build 38:
==> flow/design.v (excerpt) <==
module interpolation (
    input           clk,
    input           RST,
    input           START,
    input   [5:0]   H0,
    input   [5:0]   V0,
    input   [3:0]   SW,
    input   [3:0]   SH,
    output          REN,
    input   [7:0]   R_DATA,
    output  [11:0]  ADDR,
    output  [7:0]   O_DATA,
    output          O_VALID
);
make LEC_CHECK=0 ABC_AREA=1 CAP_MARGIN=20 CORE_MARGIN=2 CORE_UTILIZATION=59 PLACE_DENSITY_LB_ADDON=0.06 SLEW_MARGIN=20 finish   # period 19.1 ns
run.sh (not shown) runs the stock make flow with config.mk's settings and CLKGATE_MAP_FILE=.
Nothing crashed in build 38 and all stages finished; the problem is that the final layout failed, the offending checks being negative setup slack.
> inputs changed (build 38 -> build 50)
- clearing PLACE_DENSITY_LB_ADDON, which used to be 0.06
- putting SETUP_SLACK_MARGIN at -0.49 where nothing was set
- swapping 59 for 70 in CORE_UTILIZATION
- swapping 19.1 for 21.1 in the clock period (ns, I/O delays scaled along)
## What came out
- Build 50: flow complete, layout not clean; failing: negative setup slack
- Cmp build 38 and build 50 / total power / lower: build 50
- Of build 38 and build 50, the lower setup slack belongs to build 38.
- Build 50 -> build 38: hold violation total from the final report delta 0, exact match
- Delta (build 50 minus build 38): detailed-routed wire length on met3 now larger; non-clock buffer count now smaller.
--- input diff build 50..build 39 ---
- a deleted ABC_AREA that had been 1
- a deleted SETUP_SLACK_MARGIN that had been -0.49
- a change of CORE_UTILIZATION from 70 to 40
- a change of the clock period (ns, I/O delays scaled along) from 21.1 to 32.0
### Flow results
Build 39 went all the way through the flow, and no timing, DRC or antenna check failed. [build 50] flow finished | final checks: failed | reasons: negative setup slack. Relative to build 50, critical path depth has decreased by about 26% in build 39. Cell count listed in synth_stat.txt, build 50 and build 39: larger value in build 50. Against build 50, build 39 reports a final instance area that is lower. Measured against build 50, the filler-free cell count of the finished design of build 39 comes out at 0.890 times the reference value. Measured against build 50, the power in the clock group of build 39 comes out at 0.69 times the reference value. Build 39 vs. build 50: final count of negative-setup-slack endpoints went down, cell count after placement has decreased, half-perimeter wire length after detailed placement decreased by 5.7% relative to the old numbers. Looking at source of the critical timing path, the data_y_upper[0][2]$_DFFE_NP_ result is from build 39; the data_y_upper[1][2]$_DFFE_NN_ one comes from build 50. Looking at area after synthesis across build 50 and build 39, the one that comes out higher is build 50. The lower total number of vias of build 50 and build 39 is in build 39.
What build 30 does differently from build 39 at the input level:
- an added CORE_ASPECT_RATIO of 0.5
- an added CTS_CLUSTER_SIZE of 99
- an added ABC_AREA of 0
- an added CTS_CLUSTER_DIAMETER of 223
- an added TNS_END_PERCENT of 5
- a change of CORE_UTILIZATION from 40 to 60
- an added SETUP_SLACK_MARGIN of 2.88
--- outcome ---
Build 30 vs. build 39: core utilization up 25 points, final worst-path setup slack up 0.65 ns, power share of the combinational group grew by 1.6 points.
Input changes introduced in build 85 (baseline for comparison: build 30):
- CORE_MARGIN now 3, was 2
- ABC_AREA now 1, was 0
- CORE_UTILIZATION now 40, was 60
- SLEW_MARGIN now 40, was 20
- TNS_END_PERCENT now 55, was 5
- MAX_ROUTING_LAYER now met4, previously not set
- CELL_PAD_IN_SITES_DETAIL_PLACEMENT now 2, previously not set
- CTS_CLUSTER_DIAMETER now 127, was 223
- CTS_CLUSTER_SIZE now 59, was 99
- SETUP_SLACK_MARGIN now 3.93, was 2.88
- CORE_ASPECT_RATIO no longer set, was 0.5
Notes after the runs:
| build 85 | all stages done | FAIL | negative setup slack |
Compared with build 30, total power in build 85 increased by more than 10%.
The sequential power was comparable across build 85 and build 30.
fa_2 as the standard cell with the maximum stage delay on the critical path was reported by build 85, and fa_1 by build 30.
Against build 30, build 85 comes in 150% higher on total wirelength of the detailed-routed design.
Build 85 vs build 30: met1 global-route usage up in build 85
Build 85 vs build 30 on internal cell power: build 85 is the higher one.
Compared with build 30, build 85 shows share of total power consumed by net switching higher by 8.6 points.
Sort build 85 and build 30 by data arrival time of the critical path desc -> top: build 85
Final area (build 85 / build 30): 1.07
Delta(non-clock buffer count, build 85 - build 30) > 0
Setup slack: build 85 less than build 30
Input-level comparison between build 42 and build 85:
- CORE_MARGIN changed from 3 to 10
- MAX_ROUTING_LAYER removed (was met4)
- TNS_END_PERCENT changed from 55 to 5
- CTS_CLUSTER_SIZE changed from 59 to 99
- SETUP_SLACK_MARGIN changed from 3.93 to 2.88
- CELL_PAD_IN_SITES_DETAIL_PLACEMENT removed (was 2)
- SLEW_MARGIN changed from 40 to 20
- CORE_ASPECT_RATIO newly set to 0.5
- CTS_CLUSTER_DIAMETER changed from 127 to 231
- CORE_UTILIZATION changed from 40 to 34
- ABC_AREA changed from 1 to 0
Findings:
Mean routed wirelength per cell: build 85 and build 42 compared, higher one is build 85
Every stage of the flow completed for build 42, and the final layout passed the timing, design-rule and antenna checks.
Relative slew slack was higher in build 85 than in build 42.
On area taken by flip-flops and latches, build 85 tracks build 42 almost exactly.
Wire: build 42 routes less than build 85
Total power of build 42 is lower than that of build 85.
met1 track demand over resource in global routing for build 42: 22 points down relative to build 85
Higher clock buffer count among build 85 and build 42: build 42
NOTE chip area from the yosys synthesis statistics build 85->build 42 decreased by a few percent
Against build 85, build 42 reports a setup slack of the most critical reg-to-reg path that is higher.

Setup of job 8200:
interpolation again, from the RTL that the note above started with.
Settings: LEC_CHECK=0, ABC_AREA=1, CAP_MARGIN=20, CORE_MARGIN=2, CORE_UTILIZATION=70, CTS_CLUSTER_DIAMETER=42, SETUP_SLACK_MARGIN=4.37, SLEW_MARGIN=20, TNS_END_PERCENT=40; clock period 17.8 ns.
STATUS run=job 8200 STAGES=ALL_DONE FINAL_CHECKS=FAILED CAUSE=negative setup slack
Inputs modified between job 8200 and job 4327:
# job 8200
export LEC_CHECK = 0
export ABC_AREA = 1
export CAP_MARGIN = 20
export CORE_MARGIN = 2
export CORE_UTILIZATION = 70
export CTS_CLUSTER_DIAMETER = 42
export SETUP_SLACK_MARGIN = 4.37
export SLEW_MARGIN = 20
export TNS_END_PERCENT = 40
create_clock -name core_clock -period 17.8 [get_ports {clk}]
# job 4327
export LEC_CHECK = 0
export CAP_MARGIN = 20
export CORE_MARGIN = 2
export CORE_UTILIZATION = 40
export SLEW_MARGIN = 20
create_clock -name core_clock -period 31.5 [get_ports {clk}]
Notes after the runs:
Vias: job 4327 below job 8200. Job 4327: no failed stages, no open violations at the end. In job 8200 the implementation completed, yet the final layout does not meet the checks, the culprit being negative setup slack. Detailed-router iteration count before antenna repair delta for job 4327 relative to job 8200: 2 lower. The lower core utilization came out of job 4327. The clock insertion delay at the later pin of the skew report on job 4327 is in line with that on job 8200.
Here is what was changed in the inputs of job 9176 compared with job 4327.
# job 4327
export LEC_CHECK = 0
export CAP_MARGIN = 20
export CORE_MARGIN = 2
export CORE_UTILIZATION = 40
export SLEW_MARGIN = 20
create_clock -name core_clock -period 31.5 [get_ports {clk}]
# job 9176
export LEC_CHECK = 0
export CAP_MARGIN = 20
export CORE_MARGIN = 2
export CORE_UTILIZATION = 22
export SLEW_MARGIN = 20
create_clock -name core_clock -period 31.5 [get_ports {clk}]
Results
Of job 4327 and job 9176, the higher final setup slack of the worst path belongs to job 4327.
Going from job 4327 to job 9176, die area rose by 0.022 sq mm, via count rose by 50, core utilization fell by 20 points.
Changes in job 2641 relative to job 9176:
# job 9176
export LEC_CHECK = 0
export CAP_MARGIN = 20
export CORE_MARGIN = 2
export CORE_UTILIZATION = 22
export SLEW_MARGIN = 20
create_clock -name core_clock -period 31.5 [get_ports {clk}]
# job 2641
export LEC_CHECK = 0
export ABC_AREA = 1
export CAP_MARGIN = 20
export CORE_MARGIN = 2
export CORE_UTILIZATION = 68
export SETUP_SLACK_MARGIN = -0.34
export SLEW_MARGIN = 20
create_clock -name core_clock -period 17.9 [get_ports {clk}]
==> comparison <==
Summary of job 9176 and job 2641: one run falls short of a clean finish, namely job 2641. Job 2641: reported leakage power higher than job 9176. Wire length, job 2641 vs job 9176: up by a few percent. When job 2641 is set beside job 9176, its register fraction of the total cell area turns out to be 1.1 points smaller. Summary: with job 9176 as the reference, HPWL reported at the end of detailed placement in job 2641 moved down slightly. Min layout overhead on the synthesized area across job 9176 and job 2641: job 9176. For the area share of and/or/nand/nor cells after synthesis, job 2641 came in 3.8 points higher than job 9176 did. Job 9176 vs job 2641, end point of the critical path: O_DATA[5] vs O_DATA[7].
--- input diff job 2641..job 2098 ---
# job 2641
export LEC_CHECK = 0
export ABC_AREA = 1
export CAP_MARGIN = 20
export CORE_MARGIN = 2
export CORE_UTILIZATION = 68
export SETUP_SLACK_MARGIN = -0.34
export SLEW_MARGIN = 20
create_clock -name core_clock -period 17.9 [get_ports {clk}]
# job 2098
export LEC_CHECK = 0
export ABC_AREA = 1
export CAP_MARGIN = 20
export CORE_MARGIN = 2
export CORE_UTILIZATION = 67
export SLEW_MARGIN = 20
create_clock -name core_clock -period 33.6 [get_ports {clk}]
==> results <==
- Job 2641 and job 2098: one clean run, job 2098; the rest did not finish clean.
- Share of the final layout cell area in sequential cells | job 2098 above job 2641
- Between job 2641 and job 2098, the flow reports cell total after placement decreasing by a few percent.
- Core area: job 2098 vs job 2641 up about 0.7%
- Changes observed in job 2098 relative to job 2641: total non-filler cell area in the finished layout has decreased, count of fill cells added during filler insertion higher, amount of wire on met3 after detailed routing fell by about 17%, overall power after layout shows a reduction of 0.00029 W.
- Combinational power share is lower on job 2098
Setup changes, job 2098 to job 5408
# job 2098
export LEC_CHECK = 0
export ABC_AREA = 1
export CAP_MARGIN = 20
export CORE_MARGIN = 2
export CORE_UTILIZATION = 67
export SLEW_MARGIN = 20
create_clock -name core_clock -period 33.6 [get_ports {clk}]
# job 5408
export LEC_CHECK = 0
export ABC_AREA = 1
export CAP_MARGIN = 20
export CORE_MARGIN = 2
export CORE_UTILIZATION = 60
export CTS_CLUSTER_DIAMETER = 306
export CTS_CLUSTER_SIZE = 97
export PLACE_DENSITY = 0.41
export SLEW_MARGIN = 20
create_clock -name core_clock -period 14.0 [get_ports {clk}]
[summary]
Layout checks on job 5408: not met. Flow itself completed; violations: negative setup slack. Wire length the detailed router placed on met1: higher on job 5408. Setup slack down 4.83 ns in job 5408 wrt job 2098. The worst hold margin number comes out higher for job 2098 vs job 5408. Job 5408 vs job 2098: total wirelength of the detailed-routed design up by a few percent.
Power figures rest on the tool's default switching activity, not on a simulated workload.
